== job 8746 ==
// FIR_Periph
module FIR_Periph #
(parameter C_S_AXI_ADDR_WIDTH = 8, C_S_AXI_DATA_WIDTH = 32, DATA_WIDTH =16, NUM_FILTERS=3, NUM_TAPS=15) (
    input clk,
    input calc,
    output reg calcDone,
    input channel,
    input [DATA_WIDTH-1:0] rawData,
    output reg [DATA_WIDTH-1:0] filterData,
    output reg enabled,
    input                               rd,
    input      [C_S_AXI_ADDR_WIDTH-1:0] rdAddr,
    output reg [C_S_AXI_DATA_WIDTH-1:0] rdData,
    input                               wr,
    input      [C_S_AXI_ADDR_WIDTH-1:0] wrAddr,
    input      [C_S_AXI_DATA_WIDTH-1:0] wrData,
    input reset_l
);
Size in the first run: roughly 11,000 cells after synthesis, about 1,400 flip-flops, ~120 I/O pins, roughly 110,000 um^2 of cells after synthesis.
clock: 19.5 ns
lec_check: 0
abc_area: 1
cap_margin: 15
core_margin: 2
core_utilization: 70
cts_cluster_diameter: 28
max_routing_layer: met4
place_density: 0.6
setup_slack_margin: 5.0
slew_margin: 20
run.sh (not shown) runs the stock make flow with config.mk's settings and CLKGATE_MAP_FILE=.
Tool error GRT-0232 stopped job 8746 during global routing; no final results.
The inputs of job 9772 differ from those of job 8746 as listed below.
- ABC_AREA no longer set, was 1
- CTS_CLUSTER_DIAMETER no longer set, was 28
- PLACE_DENSITY no longer set, was 0.6
- CORE_UTILIZATION now 71, was 70
- SETUP_SLACK_MARGIN now 3.97, was 5.0
- TNS_END_PERCENT now 5, previously not set
- MAX_ROUTING_LAYER no longer set, was met4
- the clock period (ns, I/O delays scaled along) now 15.5, was 19.5
--- outcome ---
- When job 9772 is measured against job 8746, its yosys synthesis chip area turns out 1.0% higher.
- Layout checks on job 9772: not met. Flow itself completed; violations: setup timing.
- As far as width of the die is concerned, job 8746 and job 9772 perform about the same.
- Lower synthesized-area fraction occupied by adder cells among job 9772 and job 8746: job 9772
- Summary: total die size, job 9772 better than job 8746
- Job 9772 vs job 8746: synthesized area up slightly
- The placed instance count of job 9772 falls short of that of job 8746 by 1,012.
- Of job 9772 and job 8746, the run reporting the higher buffer levels on the longest clock path was job 8746.
[inputs] job 6317 vs job 9772
- a deleted TNS_END_PERCENT that had been 5
- an added PLACE_DENSITY of 0.6
- a change of SETUP_SLACK_MARGIN from 3.97 to 2.67
- a change of CAP_MARGIN from 15 to 10
- an added CTS_CLUSTER_SIZE of 31
- an added CTS_CLUSTER_DIAMETER of 221
- a change of CORE_UTILIZATION from 71 to 72
- an added ABC_AREA of 1
- a change of the clock period (ns, I/O delays scaled along) from 15.5 to 19.6
Findings:
Job 6317 did not finish; a tool error ended it in global routing. Taking job 9772 as the reference, in job 6317 compound-cell area share of the yosys netlist went up by 2.2 points, cell total in the yosys stat output went up by about 8%, number of different library cells in the post-synthesis netlist went down by 40. Job 6317 ended with less area of the core than job 9772. The run showing the greater final HPWL from detailed placement is job 6317. From job 9772 to job 6317, maximum root-to-sink buffer count did not move at all. Diff job 9772 -> job 6317: floorplan core density now larger; die boundary height fell 1.2%.

---

The RTL this note starts from:
==> flow/design.v <==
`timescale 1ns / 1ps
module ram # 
    (parameter ADDR_WIDTH = 4, DATA_WIDTH = 32)
    (
        input                       clk,
        input                       write_enable,
        input   [ADDR_WIDTH-1:0]    addr,
        input   [DATA_WIDTH-1:0]    data_in,
        output  [DATA_WIDTH-1:0]    data_out
    );
    parameter numRegisters = 1 << (ADDR_WIDTH) ;
    reg [DATA_WIDTH-1:0] ram [numRegisters-1:0] ;
    integer i;
    always @(posedge clk) begin
        if (write_enable)
            ram[addr] <= data_in ;
    end
    assign data_out = ram[addr] ;
endmodule
`timescale 1ns / 1ps
module FIR_Periph #
(parameter C_S_AXI_ADDR_WIDTH = 8, C_S_AXI_DATA_WIDTH = 32, DATA_WIDTH =16, NUM_FILTERS=3, NUM_TAPS=15) (
    input clk,
    input calc,
    output reg calcDone,
    input channel,
    input [DATA_WIDTH-1:0] rawData,
    output reg [DATA_WIDTH-1:0] filterData,
    output reg enabled,
    input                               rd,
    input      [C_S_AXI_ADDR_WIDTH-1:0] rdAddr,
    output reg [C_S_AXI_DATA_WIDTH-1:0] rdData,
    input                               wr,
    input      [C_S_AXI_ADDR_WIDTH-1:0] wrAddr,
    input      [C_S_AXI_DATA_WIDTH-1:0] wrData,
    input reset_l
);
parameter ADDR_WIDTH = C_S_AXI_ADDR_WIDTH-$clog2(C_S_AXI_DATA_WIDTH/8);  
parameter BYTE_BITS = $clog2(C_S_AXI_DATA_WIDTH/8);
parameter TAP_ADDR_WIDTH = $clog2(NUM_TAPS);
parameter RESET = 0, IDLE = 1, CALC = 2 ;
reg [3:0] nextState, currentState;
reg [TAP_ADDR_WIDTH-1:0] hAddr, xAddr;
reg [DATA_WIDTH-1:0] hData, xData;
reg wrX[0:1];
reg [TAP_ADDR_WIDTH-1:0] currentIndex[0:1], currentIndex_D [0:1];
reg [TAP_ADDR_WIDTH-1:0]        xIndex, xIndex_D, hIndex, hIndex_D;
wire signed [DATA_WIDTH-1:0] x[1:0];
reg signed [DATA_WIDTH-1:0] MAC[0:NUM_FILTERS-1], MAC_D [0:NUM_FILTERS-1];
reg signed [2*DATA_WIDTH-1:0] MAC_D_temp [0:NUM_FILTERS-1], temp_output[0:NUM_FILTERS-1];
reg [DATA_WIDTH-1:0] y_D;
reg signed [DATA_WIDTH-1:0] atten[0:NUM_FILTERS-1], atten_D [0:NUM_FILTERS-1];
reg channel_D, channel_Q;
reg [C_S_AXI_DATA_WIDTH-1:0] status, status_D;
ram #(.ADDR_WIDTH(TAP_ADDR_WIDTH),.DATA_WIDTH(DATA_WIDTH)) ram_x0 (
    .clk(clk),
    .addr(xAddr),
    .write_enable(wrX[0]),
    .data_in(xData),
    .data_out(x[0])
);
ram #(.ADDR_WIDTH(TAP_ADDR_WIDTH),.DATA_WIDTH(DATA_WIDTH)) ram_x1 (
    .clk(clk),
    .addr(xAddr),
    .write_enable(wrX[1]),
    .data_in(xData),
    .data_out(x[1])
);
reg wrH [0:NUM_FILTERS-1];
wire signed [DATA_WIDTH-1:0] h  [0:NUM_FILTERS-1];
genvar j;
generate
    for(j=0; j<NUM_FILTERS; j=j+1) begin
        ram #(TAP_ADDR_WIDTH, DATA_WIDTH) ram_h
        (
            .clk(clk),
            .addr(hAddr),
            .write_enable(wrH[j]),
            .data_in(hData),
            .data_out(h[j])
        );
    end
endgenerate
integer i;
always @ * begin
    enabled = status[1];
    for(i=0; i<NUM_FILTERS; i=i+1) begin
        atten_D[i] = atten[i];
    end
    if ( wr & wrAddr[C_S_AXI_ADDR_WIDTH-1:BYTE_BITS]>=(NUM_FILTERS*NUM_TAPS) ) begin
        atten_D[wrAddr[C_S_AXI_ADDR_WIDTH-1:BYTE_BITS]-(NUM_FILTERS*NUM_TAPS)] = wrData;
    end
    rdData = 0;
    if(rd) begin
        rdData = status;
    end
    status_D = status;
    nextState = currentState;
    wrX[0] = 0;
    wrX[1] = 0;
    y_D = filterData;
    xIndex_D = xIndex;
    hIndex_D = hIndex;
    xAddr = 0;
    hAddr = 0;
    xData = 0;
    hData = 0;
    currentIndex_D[0] = currentIndex[0];
    currentIndex_D[1] = currentIndex[1];
    calcDone = 0;
    channel_D = channel_Q;
    for(i=0; i<NUM_FILTERS; i=i+1) begin
        wrH[i] = 0;
        MAC_D_temp[i] = 0;
        MAC_D[i] = MAC[i];
        temp_output[i] = 0;
    end
    case (currentState)
        IDLE: begin
            for(i=0; i<NUM_FILTERS; i=i+1) begin
                MAC_D[i] = 0;
            end
            if ( calc & enabled ) begin
                nextState = CALC;
                channel_D = channel;
                wrX[channel_D] = 1;
                xAddr = currentIndex[channel_D];
                xData = rawData;
                xIndex_D = currentIndex[channel_D];
                hIndex_D = 0;
            end
            else if ( wr & wrAddr[C_S_AXI_ADDR_WIDTH-1:BYTE_BITS]<(NUM_FILTERS*NUM_TAPS)) begin
                for(i=0; i<NUM_FILTERS; i=i+1) begin
                    if(wrAddr[C_S_AXI_ADDR_WIDTH-1:BYTE_BITS]>=i*NUM_TAPS && wrAddr[C_S_AXI_ADDR_WIDTH-1:BYTE_BITS]<(i+1)*NUM_TAPS) begin
                        wrH[i] = 1;
                        hAddr = wrAddr[ADDR_WIDTH+1:BYTE_BITS]-i*NUM_TAPS;
                        hData = wrData[DATA_WIDTH-1:0];
                    end
                end
            end
            if(wr & wrAddr[C_S_AXI_ADDR_WIDTH-1:BYTE_BITS]==(NUM_FILTERS*NUM_TAPS)+NUM_FILTERS) begin  
                status_D[1] = 1;
            end
        end
        CALC: begin
            hAddr = hIndex;
            xAddr = xIndex;
            for(i=0; i<NUM_FILTERS; i=i+1) begin
                MAC_D_temp[i] = (x[channel_Q]*h[i] + 32'sh4000);
                MAC_D[i] = MAC[i] + MAC_D_temp[i][2*DATA_WIDTH-2:DATA_WIDTH-1];
            end
            xIndex_D = xIndex - 1'b1;
            if(xIndex == 0) begin
                xIndex_D = NUM_TAPS - 1;
            end
            hIndex_D = hIndex + 1'b1;
            if (hIndex == NUM_TAPS - 1) begin
                nextState = IDLE;
                y_D = 0;
                for(i=0; i<NUM_FILTERS; i=i+1) begin
                    temp_output[i] = atten[i]*MAC_D[i] + 32'sh2000;
                    y_D = y_D + temp_output[i][2*DATA_WIDTH-3:DATA_WIDTH-2];
                end
                calcDone = 1;
                currentIndex_D[channel_Q] = currentIndex[channel_Q] + 1'b1;
                if(currentIndex[channel_Q] == NUM_TAPS - 1) begin
                    currentIndex_D[channel_Q] = 0;
                end
            end
        end
        RESET: begin
            xAddr = xIndex;
            wrX[0] = 1;
            wrX[1] = 1;
            xData = 0;
            xIndex_D = xIndex+1'b1;
            if(xIndex == NUM_TAPS - 1) begin
                status_D[0]=1;
                nextState = IDLE;
            end
        end
        default: begin
            nextState = IDLE;
        end
    endcase
end
always @(posedge clk) begin
    if(!reset_l) begin
        currentIndex[0] <= 0;
        currentIndex[1] <= 0;
        currentState <= RESET;
        filterData <= 0;
        xIndex <= 0;
        hIndex <= 0;
        for(i=0; i<NUM_FILTERS;i=i+1) begin
            atten[i] <= 0;
            MAC[i] <= 0;
        end
        channel_Q <= 0;
        status <= 0;
    end
    else begin
        currentState <= nextState;
        currentIndex[0] <= currentIndex_D[0];
        currentIndex[1] <= currentIndex_D[1];
        xIndex <= xIndex_D;
        hIndex <= hIndex_D;
        for(i=0; i<NUM_FILTERS; i=i+1) begin
            MAC[i] <= MAC_D[i];
            atten[i] <= atten_D[i];
        end
        filterData <= y_D;
        channel_Q <= channel_D;
        status <= status_D;
    end
end
endmodule
clock: 23.6 ns
lec_check: 0
cap_margin: 20
core_margin: 2
core_utilization: 45
place_density: 0.6
slew_margin: 20
The baseline passed the timing, DRC and antenna checks.
Rerun with:
CORE_ASPECT_RATIO = 0.55   (was default)
CORE_UTILIZATION = 71   (was 45)
CTS_CLUSTER_DIAMETER = 28   (was default)
PLACE_DENSITY = default   (was 0.6)
SETUP_SLACK_MARGIN = 4.49   (was default)
clock period = 17.6 ns   (was 23.6 ns; I/O delays follow)
What happened: Now the flow ran to the end with violations: negative setup slack; non-clock buffer count goes up by 332; cell count goes down by 5.4%; hold slack barely changes; via count goes up by 14%; final area goes up by 4.8%.
Rerun with:
ABC_AREA = 1   (was default)
CELL_PAD_IN_SITES_GLOBAL_PLACEMENT = 1   (was default)
CORE_ASPECT_RATIO = default   (was 0.55)
CORE_MARGIN = 8   (was 2)
CORE_UTILIZATION = 45   (was 71)
CTS_CLUSTER_DIAMETER = 26   (was 28)
GPL_TIMING_DRIVEN = 0   (was default)
MAX_ROUTING_LAYER = met4   (was default)
MIN_ROUTING_LAYER = met1   (was default)
PLACE_DENSITY_LB_ADDON = 0.09   (was default)
SETUP_SLACK_MARGIN = -1.12   (was 4.49)
SLEW_MARGIN = 35   (was 20)
TNS_END_PERCENT = 70   (was default)
clock period = 24.0 ns   (was 17.6 ns; I/O delays follow)
What happened: The new run finished but failed the layout checks on negative setup slack; core utilization goes down by 34 points; cell area goes down by 3.3%; critical path depth goes down by 2; cell count goes up by 10%.
Rerun with:
CELL_PAD_IN_SITES_GLOBAL_PLACEMENT = default   (was 1)
CORE_MARGIN = 2   (was 8)
CORE_UTILIZATION = 67   (was 45)
CTS_CLUSTER_DIAMETER = default   (was 26)
GPL_TIMING_DRIVEN = default   (was 0)
MIN_ROUTING_LAYER = default   (was met1)
PLACE_DENSITY = 0.6   (was default)
PLACE_DENSITY_LB_ADDON = default   (was 0.09)
SETUP_SLACK_MARGIN = default   (was -1.12)
SLEW_MARGIN = 20   (was 35)
TNS_END_PERCENT = 5   (was 70)
clock period = 19.1 ns   (was 24.0 ns; I/O delays follow)
The new run reached the layout checks and failed them: negative setup slack. Sequential cell count stays the same. Clock-buffer cell count goes down by 251. Wire length goes down by 16%.
